==> 09-20: inputs <==
Design PMPD, start of the top module:
module PMPD(
    input wire clk,
    input wire rst_n,
    input wire sclk,
    input wire mosi,
    input wire ss,
    output wire miso,            
    output wire drive
);
clock: 4.72 ns
lec_check: 0
abc_area: 1
cap_margin: 20
core_margin: 2
core_utilization: 72
cts_cluster_diameter: 397
cts_cluster_size: 10
place_density_lb_addon: 0.11
slew_margin: 20
run.sh (not shown) runs the stock make flow with config.mk's settings and CLKGATE_MAP_FILE=.
==> 07-09 (differences from 09-20) <==
- ABC_AREA: 1 -> 0
- CTS_CLUSTER_DIAMETER: 397 -> 43
- CTS_CLUSTER_SIZE: 10 -> 31
- PLACE_DENSITY: unset -> 0.4
- PLACE_DENSITY_LB_ADDON: 0.11 -> unset
- SETUP_SLACK_MARGIN: unset -> 1.4
==> flow/constraint.sdc (replaced) <==
create_clock -name core_clock -period 6.07 [get_ports {clk}]
set_input_delay 1.2140 -clock core_clock [delete_from_list [all_inputs] [get_ports {clk}]]
set_output_delay 1.2140 -clock core_clock [all_outputs]
set_load 0.01 [all_outputs]
==> 10-18 (differences from 09-20) <==
- ABC_AREA: 1 -> unset
- CORE_UTILIZATION: 72 -> 40
- CTS_CLUSTER_DIAMETER: 397 -> unset
- CTS_CLUSTER_SIZE: 10 -> unset
- PLACE_DENSITY_LB_ADDON: 0.11 -> unset
==> flow/constraint.sdc (replaced) <==
create_clock -name core_clock -period 8.01 [get_ports {clk}]
set_input_delay 1.6020 -clock core_clock [delete_from_list [all_inputs] [get_ports {clk}]]
set_output_delay 1.6020 -clock core_clock [all_outputs]
set_load 0.01 [all_outputs]
==> summary of the runs <==
07-09 finished but failed the layout checks on negative setup slack. 09-20 completed and failed the layout checks on negative setup slack. 10-18 finished with timing, DRC and antenna clean.
In 10-18 the combinational power is smaller than in 07-09, by 32%.
Global-route usage: 10-18 < 07-09 < 09-20.
Against 09-20, the sequential power of 10-18 is smaller by about 40%.
Setup slack: 10-18 > 07-09 > 09-20.
Between 09-20 and 07-09, the lower final cell count is in 07-09 (gap 41%, measured against 07-09).
Against 07-09, the register-to-register slack of 10-18 is higher by 1000 ps.
Against 10-18, the hold slack of 07-09 is better by 2.0 ps.
Utilization: 09-20 is higher than 07-09 (1.0 points).

========
==> inputs of amber <==
Starting RTL as in the previous note.
==> flow/design.v (excerpt) <==
module PMPD(
    input wire clk,
    input wire rst_n,
    input wire sclk,
    input wire mosi,
    input wire ss,
    output wire miso,            
    output wire drive
);
export LEC_CHECK = 0
export CAP_MARGIN = 20
export CELL_PAD_IN_SITES_DETAIL_PLACEMENT = 2
export CORE_ASPECT_RATIO = 0.69
export CORE_MARGIN = 6
export CORE_UTILIZATION = 22
export CTS_CLUSTER_DIAMETER = 24
export CTS_CLUSTER_SIZE = 47
export GPL_ROUTABILITY_DRIVEN = 1
export HOLD_SLACK_MARGIN = -0.08
export MAX_ROUTING_LAYER = met4
export PLACE_DENSITY = 0.54
export SETUP_SLACK_MARGIN = 0.12
export SLEW_MARGIN = 25
create_clock -name core_clock -period 8.41 [get_ports {clk}]
==> inputs of quartz, as changes to amber <==
Settings changed: ABC_AREA set to 1, CELL_PAD_IN_SITES_DETAIL_PLACEMENT 2 to unset, CORE_ASPECT_RATIO 0.69 to unset, CORE_MARGIN 6 to 2, CORE_UTILIZATION 22 to 60, CTS_CLUSTER_DIAMETER 24 to unset, CTS_CLUSTER_SIZE 47 to 98, GPL_ROUTABILITY_DRIVEN 1 to unset, HOLD_SLACK_MARGIN -0.08 to unset, MAX_ROUTING_LAYER met4 to unset, PLACE_DENSITY 0.54 to unset, SETUP_SLACK_MARGIN 0.12 to unset, SLEW_MARGIN 25 to 20.
==> flow/constraint.sdc (replaced) <==
create_clock -name core_clock -period 6.87 [get_ports {clk}]
set_input_delay 1.3740 -clock core_clock [delete_from_list [all_inputs] [get_ports {clk}]]
set_output_delay 1.3740 -clock core_clock [all_outputs]
set_load 0.01 [all_outputs]
==> comparison table <==
| metric | quartz | amber |
|---|---|---|
| Simple-gate area share of the yosys netlist | 13.9% | 3.46% |
| Tapcells | 1794 | 4955 |
| Total sequential power | 11.5 mW | 9.36 mW |
| Flop share of the area | 52.9% | 46.9% |
| Result of the run | timing/DRC/antenna clean | timing/DRC/antenna clean |
| Total power divided by cell area | 244 mW/mm² | 257 mW/mm² |
| Worst Min Path Start | spi.pm_sync[0] | spi.mosi_sync[0] |
| Global placer's final weighted congestion | 0.829 | 0.794 |
| CP Data Arrival Time | 7320 ps | 8720 ps |
| Clock Skew | 38.0 ps | 110 ps |
| Net Sw Frac | 20.9% | 21.9% |
| Placed cell area | 0.0843 mm² | 0.0882 mm² |
| Met3 track demand over resource | 3.04% | 1.97% |
| GRT met2 Usage | 33.8% | 16.2% |
| Beginning of the worst register-to-register path | spi.rx_data[1] | check_respiration.fir_long[15][1] |
| Post-CTS setup repair buffer count | 10 | 0 |
| Cell internal power dissipation | 17.6 mW | 20.7 mW |
| Worst slack at placement | -107 ps | 515 ps |
| Effective utilization at floorplan | 60.3% | 22.2% |
| Clk slew on worst S/H paths | 60 ps | 50 ps |
| P_comb | 0.372 mW | 0.297 mW |
| Bufs on Longest Clock Path | 3 | 4 |
| H-Tree Level Count | 4 | 5 |

========
==> inputs of job 158 <==
Starting RTL as in the previous note.
make LEC_CHECK=0 ABC_AREA=1 CAP_MARGIN=5 CELL_PAD_IN_SITES_DETAIL_PLACEMENT=1 CORE_ASPECT_RATIO=1.22 CORE_MARGIN=2 CORE_UTILIZATION=60 CTS_CLUSTER_DIAMETER=291 GPL_TIMING_DRIVEN=0 HOLD_SLACK_MARGIN=0.1 MIN_ROUTING_LAYER=met2 PLACE_DENSITY=0.93 SETUP_SLACK_MARGIN=-0.83 SLEW_MARGIN=20 finish   # period 14.0 ns
==> inputs of job 3588, as changes to job 158 <==
==> flow/config.mk (replaced) <==
export PLATFORM = sky130hd
export DESIGN_NAME = PMPD
export DESIGN_NICKNAME = PMPD
export VERILOG_FILES = /design/flow/design.v
export SDC_FILE = /design/flow/constraint.sdc
export NUM_CORES = 4
export LEC_CHECK = 0
export ABC_AREA = 1
export CAP_MARGIN = 20
export CORE_MARGIN = 2
export CORE_UTILIZATION = 59
export CTS_CLUSTER_SIZE = 98
export SLEW_MARGIN = 20
==> flow/constraint.sdc (replaced) <==
create_clock -name core_clock -period 6.31 [get_ports {clk}]
set_input_delay 1.2620 -clock core_clock [delete_from_list [all_inputs] [get_ports {clk}]]
set_output_delay 1.2620 -clock core_clock [all_outputs]
set_load 0.01 [all_outputs]
==> inputs of job 7328, as changes to job 158 <==
==> flow/config.mk (replaced) <==
export PLATFORM = sky130hd
export DESIGN_NAME = PMPD
export DESIGN_NICKNAME = PMPD
export VERILOG_FILES = /design/flow/design.v
export SDC_FILE = /design/flow/constraint.sdc
export NUM_CORES = 4
export LEC_CHECK = 0
export CAP_MARGIN = 20
export CORE_ASPECT_RATIO = 0.5
export CORE_MARGIN = 2
export CORE_UTILIZATION = 72
export CTS_CLUSTER_SIZE = 47
export GPL_ROUTABILITY_DRIVEN = 1
export PLACE_DENSITY_LB_ADDON = 0.0
export SETUP_SLACK_MARGIN = 1.56
export SLEW_MARGIN = 20
==> flow/constraint.sdc (replaced) <==
create_clock -name core_clock -period 5.33 [get_ports {clk}]
set_input_delay 1.0660 -clock core_clock [delete_from_list [all_inputs] [get_ports {clk}]]
set_output_delay 1.0660 -clock core_clock [all_outputs]
set_load 0.01 [all_outputs]
==> run summary <==
Implementation numbers.

- The run finished, with violations left.
- The worst setup slack after layout is -1.22 ns.
- The layout checks failed on setup timing.
- The final-report setup violation count is 11.
Source of the figures above: job 7328

==> run summary <==
Implementation numbers.

- The flow ran to the end, but the layout failed its checks.
- A clean result was blocked by setup timing.
- The worst setup slack after layout reads -0.321 ns.
- By count the netlist is led by sky130_fd_sc_hd__nand2_1 (2444), sky130_fd_sc_hd__dfrtp_1 (1921), sky130_fd_sc_hd__o21ai_0 (1677), sky130_fd_sc_hd__inv_1 (1338), sky130_fd_sc_hd__clkbuf_1 (406).
- Sorting the synthesized cells by area gives the leading types as sky130_fd_sc_hd__dfrtp_1 (58%), sky130_fd_sc_hd__nand2_1 (11%), sky130_fd_sc_hd__o21ai_0 (10%).
- For this run, the detailed router reports a per-instance via density of approximately 5.0.
- The final-report setup violation count reads 1.
Source of the figures above: job 3588

==> run summary <==
Reports from this run.

- The flow did not finish.
- The stage where the flow stopped reads 5_1_grt.
- The first error in the log reads "[ERROR GRT-0116] Global routing finished with congestion. Check the congestion regions in the DRC Viewer".
- The die width reads 340 um.
- The CTS H-tree depth is 4.
- The number of top-level pins reads 7.
Source of the figures above: job 158

Power is estimated from default activity; no workload was simulated.
